== run A ==
==> flow/design.v (excerpt) <==
module LMFE ( clk, reset, Din, in_en, busy, out_valid, Dout, mem_cen, mem_wen, mem_addr, mem_d, mem_q);
input   clk;
input   reset;
input   in_en;
output  busy;
output  out_valid;
input   [7:0]  Din;
output  [7:0]  Dout;
output  mem_cen;
output  mem_wen;
output  [9:0]  mem_addr;
output  [7:0]  mem_d;
input   [7:0]  mem_q;
wire [7:0] med_d_w;
wire med_en_w;
wire med_del_w;
wire newline_w;
control MainCT( .clk(clk), .rst(reset), .data_in(Din), .in_en(in_en), .busy(busy), .med_data(med_d_w), .med_en(med_en_w), .med_del(med_del_w), .cen(mem_cen), .wen(mem_wen), .addr(mem_addr), .memd(mem_d), .memq(mem_q), .out_valid(out_valid), .newline(newline_w));
insert_sort med(.clk(clk), .rst(reset) , .data_valid(med_en_w) , .data_in(med_d_w), .data_out(Dout), .del_valid(med_del_w), .newline(newline_w)); 
endmodule
clock: 2.86 ns
lec_check: 0
abc_area: 1
cap_margin: 20
core_margin: 2
core_utilization: 72
cts_cluster_diameter: 400
cts_cluster_size: 96
setup_slack_margin: 0.66
slew_margin: 20
run.sh (not shown) runs the stock make flow with config.mk's settings and CLKGATE_MAP_FILE=.
Run A: aborted in global routing (tool error)
--- input diff run A..run B ---
-- flow/config.mk --
<<< run A, line 11
export CORE_UTILIZATION = 72
export CTS_CLUSTER_DIAMETER = 400
export CTS_CLUSTER_SIZE = 96
export SETUP_SLACK_MARGIN = 0.66
export SLEW_MARGIN = 20
>>> run B, line 11
export CORE_UTILIZATION = 72
export SLEW_MARGIN = 20
==> flow/constraint.sdc <==
create_clock -name core_clock -period 5.38 [get_ports {clk}]
set_input_delay 1.0760 -clock core_clock [delete_from_list [all_inputs] [get_ports {clk}]]
set_output_delay 1.0760 -clock core_clock [all_outputs]
set_load 0.01 [all_outputs]
--- outcome ---
Of run A and run B, only run A never reached the final stage.
Instance area after placement down about 5% in run B wrt run A
Compared with run A, run B shows number of cells after detailed placement that has gone down by a few percent.
In run B, the number of setup buffers added after CTS came out 73 below the value in run A.
Run A and run B ended up with nearly the same post-synthesis chip area from yosys.
Compared with run A, in run B pre-CTS setup slack has increased; number of buffers inserted during clock tree synthesis rose 46; total half-perimeter wirelength after legalization and detailed placement decreased 7.5%.
Relative to run B, the following input files were edited for run C:
-- flow/config.mk --
<<< run B, line 10
export CORE_MARGIN = 2
export CORE_UTILIZATION = 72
export SLEW_MARGIN = 20
>>> run C, line 10
export CORE_MARGIN = 2
export CORE_UTILIZATION = 66
export CTS_CLUSTER_SIZE = 98
export SLEW_MARGIN = 20
==> flow/constraint.sdc <==
create_clock -name core_clock -period 3.39 [get_ports {clk}]
set_input_delay 0.6780 -clock core_clock [delete_from_list [all_inputs] [get_ports {clk}]]
set_output_delay 0.6780 -clock core_clock [all_outputs]
set_load 0.01 [all_outputs]
### Flow results
- Between run C and run B, it is run C whose total length of routed wires is lower, by about 0.8%.
- Taking run B as the reference, in run C yosys-reported design area after synthesis essentially unchanged, post-placement setup slack now sits lower, final core area utilization went down 4.2 points, first-pass GRT wire length moved up.
- The higher global-route total usage across every layer of run B and run C is in run B.
- Compared to run B, run C has layout overhead on the synthesized area 3.8 points higher.
- Compared with run B, run C degrades final design area excluding fillers.
- On number of buffers inserted by post-CTS setup repair, run C tracks run B almost exactly.
[inputs] run D vs run C
-- flow/config.mk --
<<< run C, line 7
export LEC_CHECK = 0
export ABC_AREA = 1
export CAP_MARGIN = 20
export CORE_MARGIN = 2
export CORE_UTILIZATION = 66
export CTS_CLUSTER_SIZE = 98
export SLEW_MARGIN = 20
>>> run D, line 7
export LEC_CHECK = 0
export CAP_MARGIN = 20
export CORE_MARGIN = 2
export CORE_UTILIZATION = 65
export SLEW_MARGIN = 20
==> flow/constraint.sdc <==
create_clock -name core_clock -period 3.25 [get_ports {clk}]
set_input_delay 0.6500 -clock core_clock [delete_from_list [all_inputs] [get_ports {clk}]]
set_output_delay 0.6500 -clock core_clock [all_outputs]
set_load 0.01 [all_outputs]
[summary]
- Any difference in final core area utilization between run D and run C is small enough to ignore.
- In the reports for run C and run D, the smaller number of cells after detailed placement belongs to run D.
- Taking run C as the reference, in run D final critical-path setup slack lower, floorplan utilization fell 0.89 points.
- Relative to run C, the number of instances in the synthesized netlist measured on run D has decreased by more than 10%.
- Run C -> run D: fmax decreased slightly
- Non-clock buffer count: run D > run C
- Changes observed in run D relative to run C: post-detailed-routing wire length has decreased.
- Run D vs. run C: largest fanout on the critical path went down by 12.
- Against run C, wire length of the first global-routing pass in run D fell by a few percent.

---

zinc:
LMFE again, from the RTL that the note above started with.
Settings: LEC_CHECK=0, ABC_AREA=1, CAP_MARGIN=15, CORE_MARGIN=2, CORE_UTILIZATION=70, CTS_CLUSTER_DIAMETER=93, HOLD_SLACK_MARGIN=0.3, SLEW_MARGIN=20; clock period 3.29 ns.
zinc finished every stage and its layout cleared the timing, DRC and antenna checks.
--- input diff zinc..maple ---
diff --git a/flow/config.mk b/flow/config.mk
--- a/flow/config.mk
+++ b/flow/config.mk
@@ -8,7 +8,8 @@
 export ABC_AREA = 1
-export CAP_MARGIN = 15
+export CAP_MARGIN = 0
 export CORE_MARGIN = 2
 export CORE_UTILIZATION = 70
-export CTS_CLUSTER_DIAMETER = 93
-export HOLD_SLACK_MARGIN = 0.3
+export CTS_CLUSTER_DIAMETER = 377
+export CTS_CLUSTER_SIZE = 45
+export SETUP_SLACK_MARGIN = 0.81
 export SLEW_MARGIN = 20
==> flow/constraint.sdc <==
create_clock -name core_clock -period 3.36 [get_ports {clk}]
set_input_delay 0.6720 -clock core_clock [delete_from_list [all_inputs] [get_ports {clk}]]
set_output_delay 0.6720 -clock core_clock [all_outputs]
set_load 0.01 [all_outputs]
Findings:
maple terminated abnormally: 5_1_grt reported DPL-0038.
Looking at maple and zinc, the synthesized chip area reported by yosys is a wash.
Measured against each other, maple and zinc differ in total of cells resized after clock tree synthesis, the higher figure coming from maple.
Re final RePlAce weighted congestion: maple and zinc aren't equal, and the lower value belongs to maple.
Summary of maple over zinc: detailed-placement wirelength estimate rose by about 1%, total instance count after detailed placement -20, area share of xor/xnor cells in the synthesized design neither gained nor lost much.
The inputs of xenon differ from those of maple as listed below.
==> flow/config.mk <==
export PLATFORM = sky130hd
export DESIGN_NAME = LMFE
export DESIGN_NICKNAME = LMFE
export VERILOG_FILES = /design/flow/design.v
export SDC_FILE = /design/flow/constraint.sdc
export NUM_CORES = 4
export LEC_CHECK = 0
export CAP_MARGIN = 20
export CORE_MARGIN = 2
export CORE_UTILIZATION = 36
export SLEW_MARGIN = 20
==> flow/constraint.sdc <==
create_clock -name core_clock -period 8.77 [get_ports {clk}]
set_input_delay 1.7540 -clock core_clock [delete_from_list [all_inputs] [get_ports {clk}]]
set_output_delay 1.7540 -clock core_clock [all_outputs]
set_load 0.01 [all_outputs]
Findings:
- xenon has mux share of post-synthesis cell area above what maple had.
- [xenon] chip area from the yosys synthesis statistics rose 360 sq um relative to maple
- In the tables for maple and xenon, floorplan core area reads higher with xenon.
- xenon has completed all stages; timing, DRC and antenna checks passed.
- Minimum setup slack after placement on xenon is ahead of maple.
- The number of H-tree levels number comes out lower for maple vs xenon.
- Number of cells in the yosys synthesis report for xenon is lower than for maple.
- Compared with maple, xenon shows a lower buffer count from post-CTS setup fixing.
- In xenon, the post-detailed-placement half-perimeter wirelength came out about 11% below the value in maple.
For indigo, these inputs were changed with respect to xenon:
diff --git a/flow/config.mk b/flow/config.mk
--- a/flow/config.mk
+++ b/flow/config.mk
@@ -7,5 +7,7 @@
 export LEC_CHECK = 0
+export ABC_AREA = 1
 export CAP_MARGIN = 20
 export CORE_MARGIN = 2
-export CORE_UTILIZATION = 36
+export CORE_UTILIZATION = 70
+export CTS_CLUSTER_DIAMETER = 371
 export SLEW_MARGIN = 20
==> flow/constraint.sdc <==
create_clock -name core_clock -period 2.82 [get_ports {clk}]
set_input_delay 0.5640 -clock core_clock [delete_from_list [all_inputs] [get_ports {clk}]]
set_output_delay 0.5640 -clock core_clock [all_outputs]
set_load 0.01 [all_outputs]
### Flow results
- In indigo the implementation completed, yet the final layout does not meet the checks, the culprit being negative setup slack.
- Changes observed in indigo relative to xenon: instance count after placement with tap cells included increased by about 5.6% relative to the old numbers; area of the multi-input gates decreased by 500 sq um relative to the old numbers.
- Count of buffers not belonging to the clock network in the layout, xenon and indigo, lower one = xenon.
- [indigo] critical path depth rose 12 relative to xenon
- Number of rows created at floorplan ended up 35 lower on indigo than on xenon.
- | cell area after layout | indigo vs xenon | worse |
- indigo ends up with a hold slack that is 0.13 ns lower than in xenon.
- Clock insertion delay at the later pin of the skew report, xenon and indigo: larger value in xenon
- The run showing the smaller routed wire length on met3 is xenon.
[inputs] harbor vs indigo
diff --git a/flow/config.mk b/flow/config.mk
--- a/flow/config.mk
+++ b/flow/config.mk
@@ -7,6 +7,5 @@
 export LEC_CHECK = 0
-export ABC_AREA = 1
 export CAP_MARGIN = 20
 export CORE_MARGIN = 2
-export CORE_UTILIZATION = 70
+export CORE_UTILIZATION = 68
 export CTS_CLUSTER_DIAMETER = 371
==> flow/constraint.sdc <==
create_clock -name core_clock -period 3.5 [get_ports {clk}]
set_input_delay 0.7000 -clock core_clock [delete_from_list [all_inputs] [get_ports {clk}]]
set_output_delay 0.7000 -clock core_clock [all_outputs]
set_load 0.01 [all_outputs]
## What came out
Summary: worst setup slack after layout, harbor better than indigo
Cmp harbor and indigo / total global routing track utilization / lower: harbor
Non-clock buffer count was lower in the run labelled harbor.
Combined area of the multi-input logic cells is lower on indigo
Comparing logic depth of the worst register-to-register path for harbor and indigo, the smaller number came from harbor.
harbor vs. indigo: length of routed wiring on met1 saw little to no change; global-route wire length before repair saw a decrease.
harbor reached the final stage; the timing, DRC and antenna checks on its layout passed.
indigo finished all stages; however, its layout fails the closing checks, the failures being negative setup slack.
Across both runs, floorplan die height was higher for harbor than for indigo.

---

v30:
Starting RTL as in the previous note.
Settings: LEC_CHECK=0, CAP_MARGIN=10, CELL_PAD_IN_SITES_GLOBAL_PLACEMENT=1, CORE_ASPECT_RATIO=1.06, CORE_MARGIN=2, CORE_UTILIZATION=59, CTS_CLUSTER_SIZE=81, GPL_TIMING_DRIVEN=1, HOLD_SLACK_MARGIN=-0.06, MIN_ROUTING_LAYER=met1, PLACE_DENSITY=0.62, SLEW_MARGIN=20; clock period 3.47 ns.
v30 | status: complete | timing, DRC, antenna: pass
Inputs modified between v30 and v17:
- PLACE_DENSITY: 0.62 -> unset
- CELL_PAD_IN_SITES_GLOBAL_PLACEMENT: 1 -> 0
- ABC_AREA: unset -> 1
- SETUP_SLACK_MARGIN: unset -> -0.13
- CORE_UTILIZATION: 59 -> 70
- the clock period (ns, I/O delays scaled along): 3.47 -> 2.41
### Flow results
- In the summary table, v17 is marked failed, with error GRT-0232 raised in 5_1_grt.
- From v30 to v17 the numbers moved as follows: multiplexer area fraction after synthesis decreased 9.6 points; number of enable-type register cells in the synthesized netlist essentially unchanged; placed cell count increased 1055; die footprint decreased 0.011 mm^2.
- Re per-instance average area after synthesis: v30 was higher than v17.
Input changes introduced in v13 (baseline for comparison: v17):
- a deleted SETUP_SLACK_MARGIN that had been -0.13
- a change of CORE_UTILIZATION from 70 to 60
- a deleted ABC_AREA that had been 1
- a change of CELL_PAD_IN_SITES_GLOBAL_PLACEMENT from 0 to 1
- an added PLACE_DENSITY of 0.62
- a change of the clock period (ns, I/O delays scaled along) from 2.41 to 3.54
==> comparison <==
v13 went all the way through synthesis, placement and routing and the layout is clean on timing, DRC and antenna. v13 vs v17: number of placement rows up by a little under 10%. Taking v17 as the reference point, the fraction of the yosys area taken by sequential cells of v13 falls by 0.31 points. Compared with v17, v13 shows a higher parity-gate share of the synthesized area counting xor and xnor cells. Relative to v17, the number of different library cells in the post-synthesis netlist measured on v13 has increased by more than a quarter.
Input-level comparison between v7 and v13:
- CELL_PAD_IN_SITES_GLOBAL_PLACEMENT now 0, was 1
- PLACE_DENSITY now 0.65, was 0.62
- ABC_AREA now 1, previously not set
- HOLD_SLACK_MARGIN now 0.29, was -0.06
- CORE_UTILIZATION now 70, was 60
- SETUP_SLACK_MARGIN now 0.57, previously not set
- the clock period (ns, I/O delays scaled along) now 3.47, was 3.54
[summary]
Going from v13 to v7, final cell area excluding filler cells went up 1.6%; row count went down 7; layout overhead on the synthesized area went up 2.9 points; hold slack held; utilization went up 13 points.
What v25 does differently from v7 at the input level:
- clearing HOLD_SLACK_MARGIN, which used to be 0.29
- swapping 81 for 71 in CTS_CLUSTER_SIZE
- putting PLACE_DENSITY_LB_ADDON at 0.06 where nothing was set
- swapping 0.57 for 0.01 in SETUP_SLACK_MARGIN
- clearing PLACE_DENSITY, which used to be 0.65
- putting TNS_END_PERCENT at 85 where nothing was set
- swapping 70 for 64 in CORE_UTILIZATION
- swapping 3.47 for 2.03 in the clock period (ns, I/O delays scaled along)
Results
- Summary of v7 and v25: one run falls short of a clean finish, namely v25.
- v25 does worse than v7 on HPWL reported at the end of detailed placement.
- Die outline width is higher on v25
- Number of gates resized after CTS in v25 is 1000% higher than in v7
- In v25 the placer's final routability congestion estimate turned out 0.015 higher than in v7.
- Synthesized cell count: v25 vs v7, no meaningful difference
- Compared to v7, v25 was floorplanned on a bigger die.
Changes in v23 relative to v25:
- CTS_CLUSTER_SIZE now 81, was 71
- TNS_END_PERCENT no longer set, was 85
- SETUP_SLACK_MARGIN no longer set, was 0.01
- CORE_UTILIZATION now 20, was 64
- CELL_PAD_IN_SITES_GLOBAL_PLACEMENT now 1, was 0
- the clock period (ns, I/O delays scaled along) now 2.81, was 2.03
[summary]
| v23 | all stages done | FAIL | negative setup slack |
As far as number of cells in Yosys stat goes, v25 and v23 are indistinguishable; the numbers are identical.
Summary of v23 over v25: width of the chip went up 190 um, die area moved up, async set-reset flop share out of synthesis about even, deepest level of the CTS H-tree grew by 1.
Looking only at total placed cells including tap cells, and setting everything else aside, the higher value of v25 and v23 goes to v23.
In the metrics for v25 and v23, the one carrying the higher detailed-placement wirelength estimate is v23.

---

LMFE again, from the RTL that the note above started with.
==> flow/design.v (excerpt) <==
module LMFE ( clk, reset, Din, in_en, busy, out_valid, Dout, mem_cen, mem_wen, mem_addr, mem_d, mem_q);
input   clk;
input   reset;
input   in_en;
output  busy;
output  out_valid;
input   [7:0]  Din;
output  [7:0]  Dout;
output  mem_cen;
output  mem_wen;
output  [9:0]  mem_addr;
output  [7:0]  mem_d;
input   [7:0]  mem_q;
wire [7:0] med_d_w;
wire med_en_w;
wire med_del_w;
wire newline_w;
control MainCT( .clk(clk), .rst(reset), .data_in(Din), .in_en(in_en), .busy(busy), .med_data(med_d_w), .med_en(med_en_w), .med_del(med_del_w), .cen(mem_cen), .wen(mem_wen), .addr(mem_addr), .memd(mem_d), .memq(mem_q), .out_valid(out_valid), .newline(newline_w));
insert_sort med(.clk(clk), .rst(reset) , .data_valid(med_en_w) , .data_in(med_d_w), .data_out(Dout), .del_valid(med_del_w), .newline(newline_w)); 
endmodule
Settings: LEC_CHECK=0, ABC_AREA=1, CAP_MARGIN=20, CELL_PAD_IN_SITES_DETAIL_PLACEMENT=1, CELL_PAD_IN_SITES_GLOBAL_PLACEMENT=3, CORE_ASPECT_RATIO=1.21, CORE_MARGIN=2, CORE_UTILIZATION=55, CTS_CLUSTER_DIAMETER=353, MIN_ROUTING_LAYER=met2, PLACE_DENSITY_LB_ADDON=0.29, SETUP_SLACK_MARGIN=0.45, SLEW_MARGIN=15; clock period 3.2 ns.
The baseline never finished: it broke off in 3_1_place_gp_skip_io.
Rerun with:
Settings changed: ABC_AREA 1 to unset, CELL_PAD_IN_SITES_DETAIL_PLACEMENT 1 to unset, CELL_PAD_IN_SITES_GLOBAL_PLACEMENT 3 to unset, CORE_ASPECT_RATIO 1.21 to unset, CORE_UTILIZATION 55 to 70, CTS_CLUSTER_DIAMETER 353 to unset, MIN_ROUTING_LAYER met2 to unset, PLACE_DENSITY_LB_ADDON 0.29 to unset, SETUP_SLACK_MARGIN 0.45 to unset, SLEW_MARGIN 15 to 20.
Clock period 3.2 ns to 3.5 ns, I/O delays scaled along.
After rerunning:
- Now the flow completed with no timing, DRC or antenna violations
- die area shrinks by 20%
- area after synthesis grows by 0.95%
- synthesized cell count shrinks by 15%
Rerun with:
Settings changed: CORE_UTILIZATION 70 to 40.
Clock period 3.5 ns to 6.0 ns, I/O delays scaled along.
The changed run passed the timing, DRC and antenna checks.
Global-route usage went down by 16 points.
Synthesized area stays the same.
Final cell count rises by 8.4%.
Rerun with:
Settings changed: ABC_AREA set to 1, CELL_PAD_IN_SITES_DETAIL_PLACEMENT set to 2, CELL_PAD_IN_SITES_GLOBAL_PLACEMENT set to 3, CORE_MARGIN 2 to 7, GPL_ROUTABILITY_DRIVEN set to 0, HOLD_SLACK_MARGIN set to 0.23, MAX_ROUTING_LAYER set to met4, MIN_ROUTING_LAYER set to met2, PLACE_DENSITY_LB_ADDON set to 0.15.
- final cell count went up by roughly a tenth
- cell area went down slightly
- worst hold slack loses 18 ps
